Design top, start of the top module:
module top #(
    parameter D_WIDTH = 16,
    parameter Q_BITS  = 13
)(
  input logic [D_WIDTH - 1 : 0] angle_in,
  input logic signed [D_WIDTH - 1 : 0] currA_in,
  input logic signed [D_WIDTH - 1 : 0] currB_in,
  input logic signed [D_WIDTH - 1 : 0] currC_in,
  input logic signed [D_WIDTH - 1 : 0] currT_in,
  input logic        [D_WIDTH - 1 : 0] periodTop,
  output logic pwmA_out,
  output logic pwmB_out,
  output logic pwmC_out,
  input logic signed [D_WIDTH - 1 : 0]  kpd, kpq,
  input logic signed [D_WIDTH - 1 : 0]  kid, kiq,
  input logic clear_pid,
  input  logic clk,
  input  logic rstb,
  input  logic valid,
  output logic ready
);
Size in the first run: roughly 10000 cells after synthesis, ~850 flip-flops, roughly 170 I/O pins, about 95000 um2 of cells after synthesis.
==> flow/config.mk <==
export PLATFORM = sky130hd
export DESIGN_NAME = top
export DESIGN_NICKNAME = top
export VERILOG_FILES = /design/flow/design.v
export SDC_FILE = /design/flow/constraint.sdc
export NUM_CORES = 4
export LEC_CHECK = 0
export ABC_AREA = 0
export CAP_MARGIN = 20
export CELL_PAD_IN_SITES_DETAIL_PLACEMENT = 0
export CORE_ASPECT_RATIO = 1.04
export CORE_MARGIN = 2
export CORE_UTILIZATION = 72
export MAX_ROUTING_LAYER = met5
export MIN_ROUTING_LAYER = met1
export PLACE_DENSITY_LB_ADDON = 0.2
export SETUP_SLACK_MARGIN = -0.34
export SLEW_MARGIN = 20
==> flow/constraint.sdc <==
create_clock -name core_clock -period 5.08 [get_ports {clk}]
set_input_delay 1.0160 -clock core_clock [delete_from_list [all_inputs] [get_ports {clk}]]
set_output_delay 1.0160 -clock core_clock [all_outputs]
set_load 0.01 [all_outputs]
run.sh (not shown) runs the stock make flow with config.mk's settings and CLKGATE_MAP_FILE=.
The starting point finished with negative setup slack left.
==> next run, changes <==
- ABC_AREA: 0 -> 1
- PLACE_DENSITY: default -> 0.35
- PLACE_DENSITY_LB_ADDON: 0.2 -> default
- SETUP_SLACK_MARGIN: -0.34 -> -0.39
- clock period: 5.08 -> 5.04 ns (I/O delays scaled with it)
This time the run stopped in 5_1_grt (GRT-0232).
Synthesized cell count is higher by 28%.
Area after synthesis goes up by 6.8%.
Die size went up by 6.7%.
==> next run, changes <==
- ABC_AREA: 1 -> default
- CELL_PAD_IN_SITES_DETAIL_PLACEMENT: 0 -> default
- CORE_ASPECT_RATIO: 1.04 -> default
- MAX_ROUTING_LAYER: met5 -> default
- MIN_ROUTING_LAYER: met1 -> default
- SETUP_SLACK_MARGIN: -0.39 -> 1.74
- clock period: 5.04 -> 7.25 ns (I/O delays scaled with it)
With this change the flow passed the timing, DRC and antenna checks.
Synthesized area falls by 6.4%.
Die area falls by about 6%.
Synthesized cell count shrinks by about 22%.
==> next run, changes <==
- CORE_UTILIZATION: 72 -> 40
- PLACE_DENSITY: 0.35 -> 0.6
- SETUP_SLACK_MARGIN: 1.74 -> default
- clock period: 7.25 -> 8.74 ns (I/O delays scaled with it)
Final cell count rises by 8.2%; core utilization fell by 40 points; worst hold slack improved by 0.0071 ns; wire length drops by 7.8%; synthesized area is unchanged; worst setup slack improves by 0.46 ns; synthesized cell count stays the same.

---

== fjord ==
top again, from the RTL that the note above started with.
clock: 10.0 ns
lec_check: 0
abc_area: 1
cap_margin: 20
cell_pad_in_sites_global_placement: 1
core_aspect_ratio: 0.56
core_margin: 2
core_utilization: 40
gpl_routability_driven: 0
gpl_timing_driven: 0
hold_slack_margin: 0.04
max_routing_layer: met4
place_density_lb_addon: 0.08
setup_slack_margin: 2.38
slew_margin: 20
tns_end_percent: 10
fjord finished every stage and its layout cleared the timing, DRC and antenna checks.
#### Input delta (sierra over fjord)
Settings: a deleted CELL_PAD_IN_SITES_GLOBAL_PLACEMENT that had been 1; a deleted GPL_ROUTABILITY_DRIVEN that had been 0; a deleted PLACE_DENSITY_LB_ADDON that had been 0.08; a deleted ABC_AREA that had been 1; an added PLACE_DENSITY of 0.6; a deleted TNS_END_PERCENT that had been 10; a deleted CORE_ASPECT_RATIO that had been 0.56; a change of CORE_UTILIZATION from 40 to 70; a deleted GPL_TIMING_DRIVEN that had been 0; a change of SETUP_SLACK_MARGIN from 2.38 to 1.14; a deleted HOLD_SLACK_MARGIN that had been 0.04; a change of the clock period (ns, I/O delays scaled along) from 10.0 to 8.64.
==> results <==
No stage failed in sierra, and the final checks on the layout all came back clean. Run comparison: fjord group drawing the most power combinational logic; sierra group drawing the most power the clock network. Diff sierra and fjord: XOR/XNOR share of the synthesized area higher in sierra. Time the final worst path needs with I/O delays and setup in sierra vs fjord: down 0.18 ns. Number of clock-tree buffers in the layout: sierra and fjord compared, lower one is sierra. Against fjord, sierra comes in 0.021 ns higher on clock skew. When sierra is measured against fjord, its clock network fraction of total power turns out 19 points higher. Taking fjord as the reference, in sierra global-route wire length before repair saw a decrease, number of cells traversed by the worst register-to-register path saw an increase, final area saw a decrease, number of instances in the synthesized netlist saw a decrease. sierra drops fewer vias than fjord. sierra gives more final standard cell utilization of the core than fjord did.
### sierra -> delta
Settings: CORE_UTILIZATION now 40, was 70; SETUP_SLACK_MARGIN now -0.39, was 1.14; MAX_ROUTING_LAYER no longer set, was met4; the clock period (ns, I/O delays scaled along) now 8.74, was 8.64.
==> results <==
Each of the runs, namely sierra and delta, reached the end of the flow and came out clean.
Compared with sierra, in delta yosys-reported design area after synthesis closely matched the old numbers, hold slack held steady, standard cell area after detailed placement now larger, maximum fanout along the worst path rose by 6.
Utilization after layout, delta and sierra, higher one = sierra.
| multi-input gate share of total cell area | delta vs sierra | 1.1 points lower |
delta against sierra: worst-skew pair later-pin latency picked up an extra 0.03 ns, global-route usage shows a reduction of 18 points, relative slew slack rose by 1.2 points.
Changes in pepper relative to delta:
Settings: changing CORE_UTILIZATION from 40 to 24; removing SETUP_SLACK_MARGIN (formerly -0.39); changing the clock period (ns, I/O delays scaled along) from 8.74 to 10.8.
--- outcome ---
Sequential cell fraction of total power, pepper and delta: higher on pepper
pepper vs. delta: synthesis-to-layout area growth went up 2.3 points, number of vias per cell after detailed routing went down by 0.77, simple-gate portion of the synthesized area held, net load switching power now smaller, maximum fanout along the worst path climbed 3.
Power and IR drop assume default switching activity.
